run 1:
Design breakout, start of the top module:
module breakout(
    input  clk,
    input  rst,
    input  rota,
    input  rotb,
    input  de,
    output red,
    output green,
    output blue,
    output hsync,
    output vsync
    );
make LEC_CHECK=0 ABC_AREA=1 CAP_MARGIN=40 CORE_ASPECT_RATIO=1.32 CORE_MARGIN=2 CORE_UTILIZATION=72 CTS_CLUSTER_SIZE=10 HOLD_SLACK_MARGIN=0.28 PLACE_DENSITY=0.4 SETUP_SLACK_MARGIN=2.08 SLEW_MARGIN=40 finish   # period 7.37 ns
run.sh (not shown) runs the stock make flow with config.mk's settings and CLKGATE_MAP_FILE=.
[inputs] run 2 vs run 1
Settings: clearing PLACE_DENSITY, which used to be 0.4; swapping 72 for 70 in CORE_UTILIZATION; putting PLACE_DENSITY_LB_ADDON at 0.15 where nothing was set; swapping 10 for 17 in CTS_CLUSTER_SIZE; swapping 40 for 20 in CAP_MARGIN; clearing CORE_ASPECT_RATIO, which used to be 1.32; swapping 40 for 20 in SLEW_MARGIN; clearing HOLD_SLACK_MARGIN, which used to be 0.28; swapping 2.08 for 1.95 in SETUP_SLACK_MARGIN.
Results
From run 1 to run 2, number of CTS-inserted buffers did not move at all. Run 2 vs run 1, launch point of the critical path: game_inst.ballY[2] vs signal_generator_inst.ypos[0]. When run 2 is set beside run 1, its wire length on met1 turns out to be 560 µm larger. Comparing run 2 with run 1, the sequential share of layout area came out essentially unchanged. Share of power burned in combinational logic: run 2 and run 1 compared, higher one is run 1.
Changes in run 3 relative to run 2:
Settings: CTS_CLUSTER_SIZE: 17 -> 93.
Findings:
- From run 3 to run 2, average cell area after synthesis did not move at all.
- Every run in the comparison, run 2 and run 3, completed the flow with a clean layout.
- [compare] base=run 2 new=run 3: non-clock buffer count stayed essentially flat, floorplan core area now sits at about the same level, proportion of power drawn by combinational gates comparable.
Modified inputs, run 4 compared to run 3
Settings: CTS_CLUSTER_SIZE removed (was 93); CTS_CLUSTER_DIAMETER newly set to 90; CORE_UTILIZATION changed from 70 to 72; PLACE_DENSITY_LB_ADDON changed from 0.15 to 0.01.
==> comparison <==
Area of all placed cells without fillers delta (run 4 -> run 3): insignificant
Clock skew delta (run 4 − run 3): unfavourable
Looking at the reports, run 4 completed the entire flow and the layout it produced met the timing, design-rule and antenna checks.
Worst setup path startpoint = game_inst.ballY[0]: run 4; worst setup path startpoint = game_inst.ballY[2]: run 3
Going from run 3 to run 4, fmax dropped about 1%; met3 usage in global routing climbed 1.3 points; overall power consumption barely changed; worst hold slack across all endpoints barely changed.
Setup changes, run 4 to run 5
Settings: a change of SETUP_SLACK_MARGIN from 1.95 to 2.18; an added CORE_ASPECT_RATIO of 0.83; an added HOLD_SLACK_MARGIN of 0.28; an added MAX_ROUTING_LAYER of met4; an added GPL_ROUTABILITY_DRIVEN of 0; a change of CAP_MARGIN from 20 to 5; an added CTS_CLUSTER_SIZE of 72.
## What came out
On combinational cell fraction of total power, run 4 and run 5 are basically level. Run 4 → run 5: internal power component moved up; core utilization at floorplan moved up; area occupied by multi-input gates moved up; critical path depth moved up. Changes observed in run 5 relative to run 4: synthesis-to-layout area growth increased by 0.23 points relative to the old numbers; global-route wire length before repair saw a decrease; post-detailed-routing wire length -1100 µm; total die area closely matched the old numbers; largest fanout on the critical path down 1. Run 5 vs run 4 — total via count in the routed design rose 0.50%.

========
Starting RTL as in the previous note.
// breakout
module breakout(
    input  clk,
    input  rst,
    input  rota,
    input  rotb,
    input  de,
    output red,
    output green,
    output blue,
    output hsync,
    output vsync
    );
make LEC_CHECK=0 ABC_AREA=1 CAP_MARGIN=20 CELL_PAD_IN_SITES_DETAIL_PLACEMENT=2 CELL_PAD_IN_SITES_GLOBAL_PLACEMENT=1 CORE_MARGIN=5 CORE_UTILIZATION=40 CTS_CLUSTER_SIZE=37 GPL_TIMING_DRIVEN=1 HOLD_SLACK_MARGIN=-0.1 MIN_ROUTING_LAYER=met2 SLEW_MARGIN=25 TNS_END_PERCENT=70 finish   # period 18.4 ns
Rerun with:
- ABC_AREA: 1 -> not set
- CELL_PAD_IN_SITES_DETAIL_PLACEMENT: 2 -> not set
- CELL_PAD_IN_SITES_GLOBAL_PLACEMENT: 1 -> not set
- CORE_MARGIN: 5 -> 2
- CORE_UTILIZATION: 40 -> 72
- CTS_CLUSTER_SIZE: 37 -> not set
- GPL_TIMING_DRIVEN: 1 -> not set
- HOLD_SLACK_MARGIN: -0.1 -> not set
- MIN_ROUTING_LAYER: met2 -> not set
- SLEW_MARGIN: 25 -> 20
- TNS_END_PERCENT: 70 -> not set
- clock period: 18.4 -> 8.42 ns (I/O delays scaled with it)
After rerunning:
- The changed run finished clean
- routed wire length came out lower by well over a third
- register-to-register slack gets worse by 9.4 ns
- sequential power came out higher by well over a third
- setup slack gets worse by 8.9 ns
- sequential share of layout area came out higher by 3.5 points

========
Starting RTL as in the previous note.
Settings: LEC_CHECK=0, ABC_AREA=1, CAP_MARGIN=30, CORE_MARGIN=2, CORE_UTILIZATION=68, CTS_CLUSTER_DIAMETER=258, CTS_CLUSTER_SIZE=41, HOLD_SLACK_MARGIN=0.3, SETUP_SLACK_MARGIN=-1.27, SLEW_MARGIN=20; clock period 16.3 ns.
The baseline finished with timing, DRC and antenna clean.
Next try:
==> flow/config.mk (replaced) <==
export PLATFORM = sky130hd
export DESIGN_NAME = breakout
export DESIGN_NICKNAME = breakout
export VERILOG_FILES = /design/flow/design.v
export SDC_FILE = /design/flow/constraint.sdc
export NUM_CORES = 4
export LEC_CHECK = 0
export CAP_MARGIN = 20
export CORE_MARGIN = 2
export CORE_UTILIZATION = 40
export SLEW_MARGIN = 20
==> flow/constraint.sdc (replaced) <==
create_clock -name core_clock -period 13.3 [get_ports {clk}]
set_input_delay 2.6600 -clock core_clock [delete_from_list [all_inputs] [get_ports {clk}]]
set_output_delay 2.6600 -clock core_clock [all_outputs]
set_load 0.01 [all_outputs]
Effect:
- The new run completed without violations
- total power goes up by 20%
- cell area came out lower by 8.5%
- synthesized area came out lower by 11%
- via count fell by 21%
- global-route usage went down by 14 points
- die size came out higher by 49%
- sequential power came out higher by 22%
- sequential cell count is unchanged
Next try:
--- a/flow/config.mk
+++ b/flow/config.mk
@@ -9,3 +9,3 @@
 export CORE_MARGIN = 2
-export CORE_UTILIZATION = 40
+export CORE_UTILIZATION = 38
 export SLEW_MARGIN = 20
=>
- wire length rose by 0.93%
- final cell count rose by about 2.6%
- power fell by 1.8%
- sequential power barely changes
- final area stays flat

========
breakout again, from the RTL that the note above started with.
export LEC_CHECK = 0
export CAP_MARGIN = 30
export CORE_MARGIN = 2
export CORE_UTILIZATION = 68
export SLEW_MARGIN = 20
create_clock -name core_clock -period 22.6 [get_ports {clk}]
The first run passed the timing, design-rule and antenna checks.
Edit:
ABC_AREA = 1   (was default)
CAP_MARGIN = 20   (was 30)
CORE_UTILIZATION = 72   (was 68)
SETUP_SLACK_MARGIN = 0.68   (was default)
clock period = 5.97 ns   (was 22.6 ns; I/O delays follow)
Outcome:
- routed wire length came out higher by 18%
- non-clock buffer count came out lower by 4
- critical path depth came out higher by 1
- global-route usage came out higher by 4.3 points
Edit:
ABC_AREA = default   (was 1)
CORE_UTILIZATION = 40   (was 72)
SETUP_SLACK_MARGIN = default   (was 0.68)
clock period = 11.8 ns   (was 5.97 ns; I/O delays follow)
Setup slack improves by 3.5 ns.
Via count came out lower by 23%.
Combinational power came out lower by 60%.
Area after synthesis came out lower by 11%.
Total power came out lower by 49%.
Wire length came out lower by 15%.
Die area came out higher by 58%.
Worst hold slack stays flat.
Non-clock buffer count came out higher by 2.
Edit:
ABC_AREA = 1   (was default)
CORE_UTILIZATION = 66   (was 40)
SETUP_SLACK_MARGIN = 1.95   (was default)
clock period = 7.37 ns   (was 11.8 ns; I/O delays follow)
Outcome:
- routed wire length goes up by 12%
- sequential power rose by 59%
- cell area rises by 9.2%
- power came out higher by 58%

========
## build 2
Starting RTL as in the previous note.
// breakout
module breakout(
    input  clk,
    input  rst,
    input  rota,
    input  rotb,
    input  de,
    output red,
    output green,
    output blue,
    output hsync,
    output vsync
    );
Settings: LEC_CHECK=0, CAP_MARGIN=20, CELL_PAD_IN_SITES_DETAIL_PLACEMENT=2, CORE_MARGIN=5, CORE_UTILIZATION=40, SLEW_MARGIN=20; clock period 40.0 ns.
The final layout from build 2, which completed every stage, passed the timing, design-rule and antenna checks at the end of the flow.
Here is what was changed in the inputs of build 79 compared with build 2.
Settings: setting PLACE_DENSITY_LB_ADDON to 0.09 for the first time; changing SLEW_MARGIN from 20 to 5; setting MIN_ROUTING_LAYER to met2 for the first time; changing CORE_MARGIN from 5 to 3; setting CORE_ASPECT_RATIO to 0.89 for the first time; setting CELL_PAD_IN_SITES_GLOBAL_PLACEMENT to 3 for the first time; changing CORE_UTILIZATION from 40 to 18; changing CAP_MARGIN from 20 to 35.
Notes after the runs:
The combinational gate area was comparable across build 79 and build 2. Build 79 vs build 2: total design power up slightly. Higher synthesis-to-layout area growth was reported by build 79, not build 2. The maximum vdd ir drop of build 79 was superior to that of build 2. Comparing build 79 against build 2, there is no change at all in synthesized area. Of build 79 and build 2, the lower met3 routing resource usage after global routing belongs to build 2.
## Diff of input files: build 88 against build 79
Settings: PLACE_DENSITY_LB_ADDON now 0.26, was 0.09; TNS_END_PERCENT now 30, previously not set.
[summary]
Comparing the two runs side by side, build 88 comes out ahead of build 79 on net load switching power.
Taking build 79 as the reference, in build 88 routed wire length now sits lower, iteration count of the initial detailed-routing pass was more or less identical, power in the clock group +about 9%.
Build 79 -> build 88: met1 wire length delta 0, exact match
Re power consumption: build 79 was lower than build 88.
Changes observed in build 88 relative to build 79: worst slack after detailed placement went up by 0.029 ns, largest fanout of any net on the critical path comparable, power share of the clock group higher.
The inputs of build 27 differ from those of build 88 as listed below.
Settings: SLEW_MARGIN now 20, was 5; CAP_MARGIN now 20, was 35; TNS_END_PERCENT no longer set, was 30; CELL_PAD_IN_SITES_GLOBAL_PLACEMENT no longer set, was 3; CORE_ASPECT_RATIO no longer set, was 0.89; PLACE_DENSITY_LB_ADDON no longer set, was 0.26; CELL_PAD_IN_SITES_DETAIL_PLACEMENT no longer set, was 2; CORE_MARGIN now 2, was 3; MIN_ROUTING_LAYER no longer set, was met2; CORE_UTILIZATION now 64, was 18; the clock period (ns, I/O delays scaled along) now 13.3, was 40.0.
Results
Between build 88 and build 27, the difference in count of final setup violators is negligible.
Higher number of vias in the routed layout was reported by build 88, not build 27.
Build 27 vs. build 88: met1 wire length went up by 13 mm.
Critical path data arrival time, build 88 and build 27: smaller value in build 27
Summary — global-route usage, build 27 relative to build 88: higher, by 11 points.
Build 27 vs build 88 — total power climbed by more than 100%
A critical path endpoint of green is what build 88 shows, while blue belongs to build 27.
Total half-perimeter wirelength after legalization and detailed placement down 33% in build 27 wrt build 88
Global-route wire length before repair of build 27 falls short of that of build 88 by more than a quarter.
Against build 88, cell area after layout in build 27 came out better.
Looking at topmost layer with routed signal wires, the met5 result is from build 88; the met4 one comes from build 27.
Higher number of tap instances among build 88 and build 27: build 88
Compared to build 88, the router laid down less metal wire for build 27.

========
Starting RTL as in the previous note.
Settings: LEC_CHECK=0, ABC_AREA=1, CAP_MARGIN=20, CELL_PAD_IN_SITES_DETAIL_PLACEMENT=2, CELL_PAD_IN_SITES_GLOBAL_PLACEMENT=1, CORE_MARGIN=5, CORE_UTILIZATION=40, CTS_CLUSTER_SIZE=37, GPL_TIMING_DRIVEN=0, HOLD_SLACK_MARGIN=-0.1, MIN_ROUTING_LAYER=met1, SLEW_MARGIN=25, TNS_END_PERCENT=70; clock period 13.4 ns.
==> next run, changes <==
- ABC_AREA: 1 -> default
- CELL_PAD_IN_SITES_GLOBAL_PLACEMENT: 1 -> 3
- CORE_MARGIN: 5 -> 8
- CTS_CLUSTER_SIZE: 37 -> default
- GPL_TIMING_DRIVEN: 0 -> default
- HOLD_SLACK_MARGIN: -0.1 -> default
- MIN_ROUTING_LAYER: met1 -> met2
- SLEW_MARGIN: 25 -> 20
- TNS_END_PERCENT: 70 -> default
- clock period: 13.4 -> 40.0 ns (I/O delays scaled with it)
Sequential power shrinks by about 70%. Hold slack gets better by 0.0038 ns. Count of clock-buffer cells in the layout grows by 1. Critical path depth is higher by 2. Non-clock buffer count goes down by 27. Via count grows by about 7%. Routed wire length shrinks by 18%. Worst setup slack gets better by 21 ns. Design area fell by 11%. Cell count came out lower by about 27%.
==> next run, changes <==
- CELL_PAD_IN_SITES_DETAIL_PLACEMENT: 2 -> default
- CELL_PAD_IN_SITES_GLOBAL_PLACEMENT: 3 -> default
- CORE_ASPECT_RATIO: default -> 1.99
- CORE_MARGIN: 8 -> 2
- CORE_UTILIZATION: 40 -> 56
- CTS_CLUSTER_DIAMETER: default -> 391
- CTS_CLUSTER_SIZE: default -> 48
- MIN_ROUTING_LAYER: met2 -> default
- PLACE_DENSITY: default -> 0.35
- SETUP_SLACK_MARGIN: default -> 4.79
- SLEW_MARGIN: 20 -> 0
- TNS_END_PERCENT: default -> 40
Result: The changed run produced a clean layout. Die area drops by 37%. Worst setup slack improved by 0.44 ns. Cell area drops by 1.3%.

========
tundra:
Starting RTL as in the previous note.
==> flow/config.mk <==
export PLATFORM = sky130hd
export DESIGN_NAME = breakout
export DESIGN_NICKNAME = breakout
export VERILOG_FILES = /design/flow/design.v
export SDC_FILE = /design/flow/constraint.sdc
export NUM_CORES = 4
export LEC_CHECK = 0
export ABC_AREA = 1
export CAP_MARGIN = 20
export CELL_PAD_IN_SITES_DETAIL_PLACEMENT = 2
export CELL_PAD_IN_SITES_GLOBAL_PLACEMENT = 1
export CORE_MARGIN = 5
export CORE_UTILIZATION = 40
export CTS_CLUSTER_SIZE = 37
export GPL_TIMING_DRIVEN = 0
export HOLD_SLACK_MARGIN = 0.28
export MIN_ROUTING_LAYER = met2
export SLEW_MARGIN = 25
export TNS_END_PERCENT = 70
==> flow/constraint.sdc <==
create_clock -name core_clock -period 13.4 [get_ports {clk}]
set_input_delay 2.6800 -clock core_clock [delete_from_list [all_inputs] [get_ports {clk}]]
set_output_delay 2.6800 -clock core_clock [all_outputs]
set_load 0.01 [all_outputs]
Relative to tundra, the following input files were edited for maple:
- TNS_END_PERCENT: 70 -> unset
- GPL_TIMING_DRIVEN: 0 -> unset
- MIN_ROUTING_LAYER: met2 -> unset
- SLEW_MARGIN: 25 -> 20
- HOLD_SLACK_MARGIN: 0.28 -> unset
- CELL_PAD_IN_SITES_GLOBAL_PLACEMENT: 1 -> unset
- CORE_UTILIZATION: 40 -> 72
- CTS_CLUSTER_SIZE: 37 -> unset
- SETUP_SLACK_MARGIN: unset -> 2.08
- CELL_PAD_IN_SITES_DETAIL_PLACEMENT: 2 -> unset
- CORE_MARGIN: 5 -> 2
- the clock period (ns, I/O delays scaled along): 13.4 -> 9.0
[summary]
- Critical path depth in maple is 1 below tundra.
- Of maple and tundra, the higher routed length per instance belongs to tundra.
- [compare] base=tundra new=maple: via count lost 30%, total non-filler cell area in the finished layout lost about 3%.
- From tundra to maple the numbers moved as follows: chip width decreased by 51 um relative to the old numbers, area growth from synthesis to layout has decreased, total power now sits higher.
- Against tundra, maple comes in 2 lower on total iterations of the first detailed-routing run.
- Max mean number of vias per cell across maple and tundra: tundra
Changes in onyx relative to maple:
- putting CTS_CLUSTER_SIZE at 10 where nothing was set
- putting TNS_END_PERCENT at 5 where nothing was set
- swapping 2.08 for 1.64 in SETUP_SLACK_MARGIN
- swapping 9.0 for 5.97 in the clock period (ns, I/O delays scaled along)
==> comparison <==
- maple has lower final critical-path share of the clock period than onyx.
- Going from maple to onyx, final RePlAce weighted congestion shrinks by 4.0%.
- Re wire length: onyx is 1700 um up on maple.
- When onyx is measured against maple, its worst path setup slack after routing turns out 1.52 ns lower.
#### Input delta (amber over onyx)
- ABC_AREA removed (was 1)
- TNS_END_PERCENT removed (was 5)
- CTS_CLUSTER_SIZE removed (was 10)
- CORE_UTILIZATION changed from 72 to 24
- SETUP_SLACK_MARGIN removed (was 1.64)
- the clock period (ns, I/O delays scaled along) changed from 5.97 to 57.6
--- outcome ---
In summary, amber completed successfully, with a layout that passed the timing, design-rule and antenna checks.
In summary, onyx completed successfully, with a layout that passed the timing, design-rule and antenna checks.
amber against onyx: switching part of the total power fell 2.1 points; first-pass GRT wire length decreased about 14%; count of cell instances traversed by the critical path now sits higher.
Diff amber..onyx | async set or reset register ratio after synthesis | unchanged
Overall power after layout (higher): onyx
Number of clock-tree buffers in the layout: lower on onyx
onyx ended up with green as its worst setup path endpoint; amber ended up with blue.
On via count, the lower figure sits with amber, not onyx.
amber gives more setup slack than onyx did.
Area share of and/or/nand/nor cells after synthesis: higher on onyx
Of the two values seen for origin of the worst setup path, game_inst.paddlePosition[5] was produced by onyx and game_inst.paddlePosition[2] by amber.
Cell type of the slowest stage on the worst timing path: sky130_fd_sc_hd__clkdlybuf4s50_1 -> amber, sky130_fd_sc_hd__dfxtp_4 -> onyx
Power is estimated from default activity; no workload was simulated.
